==> trial 68: inputs <==
==> flow/design.v (excerpt) <==
module datapath (
    part,
    clock,
    value,
    positive,
    reset,
    counter,
    result
);
    input part;
    input clock;
    input [15:0] value;
    input positive;
    input reset;
    output [15:0] counter;
    output [15:0] result;
    wire [15:0] _65 = 16'b0000000000000000;
    wire [15:0] _64 = 16'b0000000000000000;
    wire _102;
    wire _100;
    wire _101;
    wire _103;
    wire [15:0] _104;
    wire _96;
    wire _92;
    wire _93;
    wire _90;
    wire _91;
    wire _94;
    wire _95;
    wire _97;
    wire [15:0] _98;
    wire _86;
    wire _84;
    wire _81;
    wire _82;
    wire _79;
    wire _80;
    wire _83;
    wire _85;
    wire _87;
    wire [15:0] _88;
    wire [41:0] _73 = 42'b000000000000000000000010100011110101110001;
    wire [25:0] _71 = 26'b00000000000000000000000000;
    wire [41:0] _72;
    wire [83:0] _74;
    wire [57:0] _75;
    wire [25:0] _70 = 26'b00000000000000000000000000;
    wire [83:0] _76;
    wire [15:0] _77;
    wire [15:0] _78;
    wire [15:0] _89;
    wire [15:0] _99;
    wire [15:0] _105;
    wire [15:0] _67 = 16'b0000000000000001;
    wire [15:0] _68;
    wire [15:0] _62 = 16'b0000000000000000;
    wire [15:0] _58 = 16'b0000000001100100;
    wire [41:0] _53 = 42'b000000000000000000000010100011110101110001;
  ...
Settings: LEC_CHECK=0, ABC_AREA=1, CAP_MARGIN=20, CELL_PAD_IN_SITES_GLOBAL_PLACEMENT=3, CORE_MARGIN=8, CORE_UTILIZATION=56, CTS_CLUSTER_DIAMETER=206, CTS_CLUSTER_SIZE=80, GPL_TIMING_DRIVEN=0, HOLD_SLACK_MARGIN=0.21, MAX_ROUTING_LAYER=met4, PLACE_DENSITY_LB_ADDON=0.01, SETUP_SLACK_MARGIN=5.0, SLEW_MARGIN=10, TNS_END_PERCENT=90; clock period 38.5 ns.
run.sh (not shown) runs the stock make flow with config.mk's settings and CLKGATE_MAP_FILE=.
==> inputs of trial 53, as changes to trial 68 <==
==> flow/config.mk (replaced) <==
export PLATFORM = sky130hd
export DESIGN_NAME = datapath
export DESIGN_NICKNAME = datapath
export VERILOG_FILES = /design/flow/design.v
export SDC_FILE = /design/flow/constraint.sdc
export NUM_CORES = 4
export LEC_CHECK = 0
export CAP_MARGIN = 20
export CORE_MARGIN = 2
export CORE_UTILIZATION = 66
export SLEW_MARGIN = 20
==> flow/constraint.sdc (replaced) <==
create_clock -name core_clock -period 34.3 [get_ports {clock}]
set_input_delay 6.8600 -clock core_clock [delete_from_list [all_inputs] [get_ports {clock}]]
set_output_delay 6.8600 -clock core_clock [all_outputs]
set_load 0.01 [all_outputs]
==> inputs of trial 26, as changes to trial 68 <==
==> flow/config.mk (replaced) <==
export PLATFORM = sky130hd
export DESIGN_NAME = datapath
export DESIGN_NICKNAME = datapath
export VERILOG_FILES = /design/flow/design.v
export SDC_FILE = /design/flow/constraint.sdc
export NUM_CORES = 4
export LEC_CHECK = 0
export ABC_AREA = 1
export CAP_MARGIN = 20
export CORE_MARGIN = 2
export CORE_UTILIZATION = 72
export SLEW_MARGIN = 20
==> flow/constraint.sdc (replaced) <==
create_clock -name core_clock -period 19.4 [get_ports {clock}]
set_input_delay 3.8800 -clock core_clock [delete_from_list [all_inputs] [get_ports {clock}]]
set_output_delay 3.8800 -clock core_clock [all_outputs]
set_load 0.01 [all_outputs]
==> flow_metrics.tcl <==
# implementation run metrics
set metrics [dict create \
    status "failed layout checks" \
    failed_checks "setup timing" \
    fp_nets 3441 \
    layout_setup_ws_ns -2.54 \
    ys_area_sq_mm 0.0228 \
    top_cell "ha_1" \
    synth-xor-area-share_pct 4.62 \
    rows 68 \
    yosys-top-cells-count "631 x ha_1, 613 x inv_1, 318 x fa_1" \
    finalSetupViolCount 16 \
    synth_cell_types 80 \
]
# the run above: trial 53

==> flow_metrics.tcl <==
# collected from the flow reports
set metrics [dict create \
    synth_cell_types 59 \
    ys_area_sq_mm 0.0239 \
    stop_stage "clock tree synthesis (4_1_cts)" \
    simple_gate_share_pct 13.2 \
    error_line "[ERROR DPL-0033] detailed placement checks failed during check placement." \
    status "stopped before the end" \
    fa_ha_area_share_pct 59.7 \
    synth-xor-area-share_pct 3.67 \
    die_w_microns 186 \
    top_cell "inv_1" \
    ys_cells 2889 \
    fp_nets 3858 \
    yosys-top-cells-count "745 x inv_1, 631 x ha_1, 333 x nand2_1" \
    ioPinCount 52 \
    rows 66 \
]
# the run above: trial 26

==> flow_metrics.tcl <==
# collected from the flow reports
set metrics [dict create \
    status "stopped before the end" \
    stop_stage "global placement without I/O (3_1_place_gp_skip_io)" \
    error_line "[ERROR FLW-0024] Place density exceeds 1.0 (current PLACE_DENSITY_LB_ADDON =  0.01). Please check if the value of  PLACE_DENSITY_LB_ADDON is between 0 and 0.99." \
    top_cell "inv_1" \
    yosys-top-cells-count "745 x inv_1, 631 x ha_1, 333 x nand2_1" \
    synth-xor-area-share_pct 3.67 \
    rows 75 \
    ys_area_sq_mm 0.0239 \
    synth_cell_types 59 \
    fp_nets 3858 \
]
# the run above: trial 68


---

==> inputs of job 6246 <==
datapath again, from the RTL that the note above started with.
clock: 37.2 ns
lec_check: 0
abc_area: 1
cap_margin: 5
core_margin: 2
core_utilization: 71
cts_cluster_diameter: 224
cts_cluster_size: 31
hold_slack_margin: -0.1
max_routing_layer: met4
setup_slack_margin: 5.0
slew_margin: 20
==> job 9601 (differences from job 6246) <==
Settings changed: ABC_AREA 1 to unset, CAP_MARGIN 5 to 20, CORE_UTILIZATION 71 to 69, CTS_CLUSTER_DIAMETER 224 to unset, CTS_CLUSTER_SIZE 31 to 97, HOLD_SLACK_MARGIN -0.1 to unset, MAX_ROUTING_LAYER met4 to unset, SETUP_SLACK_MARGIN 5.0 to unset.
==> flow/constraint.sdc (replaced) <==
create_clock -name core_clock -period 38.6 [get_ports {clock}]
set_input_delay 7.7200 -clock core_clock [delete_from_list [all_inputs] [get_ports {clock}]]
set_output_delay 7.7200 -clock core_clock [all_outputs]
set_load 0.01 [all_outputs]
==> job 7590 (differences from job 6246) <==
Settings changed: CAP_MARGIN 5 to 20, CELL_PAD_IN_SITES_GLOBAL_PLACEMENT set to 1, CORE_UTILIZATION 71 to 40, CTS_CLUSTER_DIAMETER 224 to unset, CTS_CLUSTER_SIZE 31 to unset, HOLD_SLACK_MARGIN -0.1 to unset, MAX_ROUTING_LAYER met4 to unset, SETUP_SLACK_MARGIN 5.0 to unset.
==> flow/constraint.sdc (replaced) <==
create_clock -name core_clock -period 42.0 [get_ports {clock}]
set_input_delay 8.4000 -clock core_clock [delete_from_list [all_inputs] [get_ports {clock}]]
set_output_delay 8.4000 -clock core_clock [all_outputs]
set_load 0.01 [all_outputs]
==> job 2822 (differences from job 6246) <==
Settings changed: ABC_AREA 1 to unset, CAP_MARGIN 5 to 20, CELL_PAD_IN_SITES_DETAIL_PLACEMENT set to 1, CORE_ASPECT_RATIO set to 1.26, CORE_UTILIZATION 71 to 31, CTS_CLUSTER_DIAMETER 224 to unset, CTS_CLUSTER_SIZE 31 to unset, HOLD_SLACK_MARGIN -0.1 to unset, MAX_ROUTING_LAYER met4 to unset, SETUP_SLACK_MARGIN 5.0 to unset.
==> flow/constraint.sdc (replaced) <==
create_clock -name core_clock -period 41.2 [get_ports {clock}]
set_input_delay 8.2400 -clock core_clock [delete_from_list [all_inputs] [get_ports {clock}]]
set_output_delay 8.2400 -clock core_clock [all_outputs]
set_load 0.01 [all_outputs]
==> comparison table <==
Number of cells in the yosys synthesis report: job 7590 2889; job 2822 2472; job 9601 2472; job 6246 2889
Fraction of the cycle the final worst path needs: job 7590 91.29%; job 2822 96.62%; job 9601 97.71%; job 6246 91.45%
Global Route met2 Usage: job 7590 36.15%; job 2822 33.20%; job 9601 60.06%; job 6246 67.37%
AND/OR/NAND/NOR Cells, Area Fraction: job 7590 13.24%; job 2822 8.779%; job 9601 8.779%; job 6246 13.24%
Post-DP HPWL: job 7590 56780 µm; job 2822 57310 µm; job 9601 50120 µm; job 6246 52310 µm
Launching point of the worst reg2reg path: job 7590 _18[0]$_DFF_P_; job 2822 _18[2]$_DFF_P_; job 9601 _18[2]$_DFF_P_; job 6246 _18[0]$_DFF_P_
Buffers outside the clock class: job 7590 65; job 2822 122; job 9601 206; job 6246 207
Worst Setup Slack post-DPL: job 7590 3.234 ns; job 2822 -0.4969 ns; job 9601 -0.6461 ns; job 6246 1.324 ns
Outcome: job 7590 timing/DRC/antenna clean; job 2822 timing/DRC/antenna clean; job 9601 timing/DRC/antenna clean; job 6246 timing/DRC/antenna clean
Post-synthesis cell area: job 7590 0.02387 mm²; job 2822 0.02276 mm²; job 9601 0.02276 mm²; job 6246 0.02387 mm²
Proportion of netlist area held by the largest area contributor: job 7590 33.07%; job 2822 34.69%; job 9601 34.69%; job 6246 33.07%
Mean post-synth cell area: job 7590 8.264 µm²; job 2822 9.207 µm²; job 9601 9.207 µm²; job 6246 8.264 µm²
Synthesis area per yosys: job 7590 0.02387 mm²; job 2822 0.02276 mm²; job 9601 0.02276 mm²; job 6246 0.02387 mm²
Multi-input combinational cell area: job 7590 0.02032 mm²; job 2822 0.02006 mm²; job 9601 0.02070 mm²; job 6246 0.02216 mm²
Number of cells on the critical path: job 7590 142; job 2822 128; job 9601 137; job 6246 141
Inverters: job 7590 750; job 2822 613; job 9601 613; job 6246 750
First-pass GRT wire length: job 7590 102400 µm; job 2822 103100 µm; job 9601 92750 µm; job 6246 106800 µm
Clock Buffer Count: job 7590 7; job 2822 7; job 9601 6; job 6246 8
Count of multi-input combinational gates: job 7590 2093; job 2822 1813; job 9601 1812; job 6246 2095
Post-synthesis cell count: job 7590 2889; job 2822 2472; job 9601 2472; job 6246 2889
Number of iterations in the first detailed-routing pass: job 7590 6; job 2822 4; job 9601 5; job 6246 6
Most Frequent Cell on Critical Path: job 7590 inv_1; job 2822 -; job 9601 fa_1; job 6246 ha_4
Synthesis-to-layout area growth: job 7590 6.839%; job 2822 11.79%; job 9601 14.47%; job 6246 17.47%

---

==> inputs of v13 <==
==> flow/design.v <==
module datapath (
    part,
    clock,
    value,
    positive,
    reset,
    counter,
    result
);
    input part;
    input clock;
    input [15:0] value;
    input positive;
    input reset;
    output [15:0] counter;
    output [15:0] result;
    wire [15:0] _65 = 16'b0000000000000000;
    wire [15:0] _64 = 16'b0000000000000000;
    wire _102;
    wire _100;
    wire _101;
    wire _103;
    wire [15:0] _104;
    wire _96;
    wire _92;
    wire _93;
    wire _90;
    wire _91;
    wire _94;
    wire _95;
    wire _97;
    wire [15:0] _98;
    wire _86;
    wire _84;
    wire _81;
    wire _82;
    wire _79;
    wire _80;
    wire _83;
    wire _85;
    wire _87;
    wire [15:0] _88;
    wire [41:0] _73 = 42'b000000000000000000000010100011110101110001;
    wire [25:0] _71 = 26'b00000000000000000000000000;
    wire [41:0] _72;
    wire [83:0] _74;
    wire [57:0] _75;
    wire [25:0] _70 = 26'b00000000000000000000000000;
    wire [83:0] _76;
    wire [15:0] _77;
    wire [15:0] _78;
    wire [15:0] _89;
    wire [15:0] _99;
    wire [15:0] _105;
    wire [15:0] _67 = 16'b0000000000000001;
    wire [15:0] _68;
    wire [15:0] _62 = 16'b0000000000000000;
    wire [15:0] _58 = 16'b0000000001100100;
    wire [41:0] _53 = 42'b000000000000000000000010100011110101110001;
    wire [25:0] _51 = 26'b00000000000000000000000000;
    wire [41:0] _52;
    wire [83:0] _54;
    wire [57:0] _55;
    wire [25:0] _50 = 26'b00000000000000000000000000;
    wire [83:0] _56;
    wire [15:0] _57;
    wire [31:0] _59;
    wire [15:0] _60;
    wire [15:0] _48 = 16'b0000000000110010;
    wire [15:0] _44 = 16'b0000000001100100;
    wire [41:0] _39 = 42'b000000000000000000000010100011110101110001;
    wire [25:0] _37 = 26'b00000000000000000000000000;
    wire [41:0] _38;
    wire [83:0] _40;
    wire [57:0] _41;
    wire [25:0] _36 = 26'b00000000000000000000000000;
    wire [83:0] _42;
    wire [15:0] _43;
    wire [31:0] _45;
    wire [15:0] _46;
    wire [15:0] _34;
    wire [15:0] _29 = 16'b0000000001100100;
    wire [41:0] _24 = 42'b000000000000000000000010100011110101110001;
    wire [25:0] _22 = 26'b00000000000000000000000000;
    wire [41:0] _23;
    wire [83:0] _25;
    wire [57:0] _26;
    wire [25:0] _21 = 26'b00000000000000000000000000;
    wire [83:0] _27;
    wire [15:0] _28;
    wire [31:0] _30;
    wire [15:0] _31;
    wire [15:0] _32;
    wire [15:0] _19 = 16'b0000000001100100;
    wire [15:0] _20;
    wire [15:0] _33;
    wire [15:0] _35;
    wire [15:0] _47;
    wire [15:0] _49;
    wire [15:0] _61;
    wire _63;
    wire [15:0] _69;
    wire _2;
    wire [15:0] _106;
    wire [15:0] _107;
    wire [15:0] _3;
    reg [15:0] _66;
    wire vdd = 1'b1;
    wire [15:0] _16 = 16'b0000000000000000;
    wire [15:0] _15 = 16'b0000000000000000;
    wire _6;
    wire [15:0] _137 = 16'b0000000000110010;
    wire [15:0] _133 = 16'b0000000001100100;
    wire [41:0] _128 = 42'b000000000000000000000010100011110101110001;
    wire [25:0] _126 = 26'b00000000000000000000000000;
    wire [41:0] _127;
    wire [83:0] _129;
    wire [57:0] _130;
    wire [25:0] _125 = 26'b00000000000000000000000000;
    wire [83:0] _131;
    wire [15:0] _132;
    wire [31:0] _134;
    wire [15:0] _135;
    wire [15:0] _123;
    wire [15:0] _118 = 16'b0000000001100100;
    wire [41:0] _113 = 42'b000000000000000000000010100011110101110001;
    wire [25:0] _111 = 26'b00000000000000000000000000;
    wire [41:0] _112;
    wire [83:0] _114;
    wire [57:0] _115;
    wire [25:0] _110 = 26'b00000000000000000000000000;
    wire [83:0] _116;
    wire [15:0] _117;
    wire [31:0] _119;
    wire [15:0] _120;
    wire [15:0] _8;
    wire [15:0] _121;
    wire [15:0] _108 = 16'b0000000001100100;
    wire [15:0] _109;
    wire [15:0] _122;
    wire _10;
    wire [15:0] _124;
    wire [15:0] _136;
    wire _12;
    wire [15:0] _138;
    wire [15:0] _13;
    reg [15:0] _18;
    assign _102 = _49 == _62;
    assign _100 = _18 == _62;
    assign _101 = ~ _100;
    assign _103 = _101 & _102;
    assign _104 = _103 ? _67 : _62;
    assign _96 = _49 < _18;
    assign _92 = _49 == _62;
    assign _93 = ~ _92;
    assign _90 = _18 == _62;
    assign _91 = ~ _90;
    assign _94 = _91 & _93;
    assign _95 = _94 & _10;
    assign _97 = _95 & _96;
    assign _98 = _97 ? _67 : _62;
    assign _86 = _18 < _49;
    assign _84 = ~ _10;
    assign _81 = _49 == _62;
    assign _82 = ~ _81;
    assign _79 = _18 == _62;
    assign _80 = ~ _79;
    assign _83 = _80 & _82;
    assign _85 = _83 & _84;
    assign _87 = _85 & _86;
    assign _88 = _87 ? _67 : _62;
    assign _72 = { _71, _8 };
    assign _74 = _72 * _73;
    assign _75 = _74[83:26];
    assign _76 = { _70, _75 };
    assign _77 = _76[15:0];
    assign _78 = _66 + _77;
    assign _89 = _78 + _88;
    assign _99 = _89 + _98;
    assign _105 = _99 + _104;
    assign _68 = _66 + _67;
    assign _52 = { _51, _49 };
    assign _54 = _52 * _53;
    assign _55 = _54[83:26];
    assign _56 = { _50, _55 };
    assign _57 = _56[15:0];
    assign _59 = _57 * _58;
    assign _60 = _59[15:0];
    assign _38 = { _37, _35 };
    assign _40 = _38 * _39;
    assign _41 = _40[83:26];
    assign _42 = { _36, _41 };
    assign _43 = _42[15:0];
    assign _45 = _43 * _44;
    assign _46 = _45[15:0];
    assign _34 = _18 + _32;
    assign _23 = { _22, _8 };
    assign _25 = _23 * _24;
    assign _26 = _25[83:26];
    assign _27 = { _21, _26 };
    assign _28 = _27[15:0];
    assign _30 = _28 * _29;
    assign _31 = _30[15:0];
    assign _32 = _8 - _31;
    assign _20 = _18 + _19;
    assign _33 = _20 - _32;
    assign _35 = _10 ? _34 : _33;
    assign _47 = _35 - _46;
    assign _49 = _12 ? _48 : _47;
    assign _61 = _49 - _60;
    assign _63 = _61 == _62;
    assign _69 = _63 ? _68 : _66;
    assign _2 = part;
    assign _106 = _2 ? _105 : _69;
    assign _107 = _12 ? _62 : _106;
    assign _3 = _107;
    always @(posedge _6) begin
        _66 <= _3;
    end
    assign _6 = clock;
    assign _127 = { _126, _124 };
    assign _129 = _127 * _128;
    assign _130 = _129[83:26];
    assign _131 = { _125, _130 };
    assign _132 = _131[15:0];
    assign _134 = _132 * _133;
    assign _135 = _134[15:0];
    assign _123 = _18 + _121;
    assign _112 = { _111, _8 };
    assign _114 = _112 * _113;
    assign _115 = _114[83:26];
    assign _116 = { _110, _115 };
    assign _117 = _116[15:0];
    assign _119 = _117 * _118;
    assign _120 = _119[15:0];
    assign _8 = value;
    assign _121 = _8 - _120;
    assign _109 = _18 + _108;
    assign _122 = _109 - _121;
    assign _10 = positive;
    assign _124 = _10 ? _123 : _122;
    assign _136 = _124 - _135;
    assign _12 = reset;
    assign _138 = _12 ? _137 : _136;
    assign _13 = _138;
    always @(posedge _6) begin
        _18 <= _13;
    end
    assign counter = _18;
    assign result = _66;
endmodule
==> flow/run.sh <==
#!/bin/bash
# the make line also repeats each setting of config.mk as NAME=value (left out here)
make -C /OpenROAD-flow-scripts/flow DESIGN_CONFIG=/design/flow/config.mk WORK_HOME=/design/flow/orfs CLKGATE_MAP_FILE= finish
==> flow/config.mk <==
export PLATFORM = sky130hd
export DESIGN_NAME = datapath
export DESIGN_NICKNAME = datapath
export VERILOG_FILES = /design/flow/design.v
export SDC_FILE = /design/flow/constraint.sdc
export NUM_CORES = 4
export LEC_CHECK = 0
export ABC_AREA = 1
export CAP_MARGIN = 20
export CELL_PAD_IN_SITES_GLOBAL_PLACEMENT = 3
export CORE_ASPECT_RATIO = 1.01
export CORE_MARGIN = 8
export CORE_UTILIZATION = 56
export CTS_CLUSTER_DIAMETER = 206
export CTS_CLUSTER_SIZE = 69
export GPL_TIMING_DRIVEN = 0
export HOLD_SLACK_MARGIN = 0.21
export MAX_ROUTING_LAYER = met5
export PLACE_DENSITY_LB_ADDON = 0.01
export SETUP_SLACK_MARGIN = 5.0
export SLEW_MARGIN = 10
export TNS_END_PERCENT = 90
==> flow/constraint.sdc <==
create_clock -name core_clock -period 38.5 [get_ports {clock}]
set_input_delay 7.7000 -clock core_clock [delete_from_list [all_inputs] [get_ports {clock}]]
set_output_delay 7.7000 -clock core_clock [all_outputs]
set_load 0.01 [all_outputs]
==> inputs of v38, as changes to v13 <==
Settings changed: ABC_AREA 1 to unset, CELL_PAD_IN_SITES_GLOBAL_PLACEMENT 3 to unset, CORE_ASPECT_RATIO 1.01 to unset, CORE_MARGIN 8 to 2, CORE_UTILIZATION 56 to 68, CTS_CLUSTER_SIZE 69 to 59, GPL_TIMING_DRIVEN 0 to 1, HOLD_SLACK_MARGIN 0.21 to unset, MAX_ROUTING_LAYER met5 to met4, PLACE_DENSITY set to 0.64, PLACE_DENSITY_LB_ADDON 0.01 to unset, SETUP_SLACK_MARGIN 5.0 to unset.
==> flow/constraint.sdc (replaced) <==
create_clock -name core_clock -period 28.3 [get_ports {clock}]
set_input_delay 5.6600 -clock core_clock [delete_from_list [all_inputs] [get_ports {clock}]]
set_output_delay 5.6600 -clock core_clock [all_outputs]
set_load 0.01 [all_outputs]
==> results <==
| metric | v13 | v38 |
|---|---|---|
| Result of the run | aborted with a tool error | complete, but fails checks |
| Failing step | 3_1_place_gp_skip_io | - |
| Reasons for failing layout checks | - | negative setup slack |
| Cell with the most instances after synthesis | sky130_fd_sc_hd__inv_1 | sky130_fd_sc_hd__ha_1 |
| Chip footprint | 49,500 µm² | 35,000 µm² |
| Floorplan net count | 3,858 | 3,441 |
| Xor+xnor area frac | 0.0367 | 0.0462 |
| Die H | 224 µm | 187 µm |
| Basic-gate share of the synthesized area counting and, or, nand and nor cells | 0.132 | 0.0878 |
| Post-Synthesis Cell Area | 23,900 µm² | 22,800 µm² |
| Distinct cells, synth | 59 | 80 |
| Synthesized-area fraction occupied by adder cells | 0.597 | 0.627 |
| Std-Cell Core Area | 42,400 µm² | 32,800 µm² |
| Share of cell area taken by muxes after synthesis | 0 | 0.00522 |
| Fraction of synthesized cell area taken by the top area cell type | 0.331 | 0.347 |
| Horizontal die dimension | 221 µm | 187 µm |
| Cell count in the Yosys report | 2,889 | 2,472 |
| Area reported by Yosys stat | 23,900 µm² | 22,800 µm² |
| Sequential-to-total area share from yosys stat | 0.0268 | 0.0281 |
| Number of placement rows | 76 | 66 |
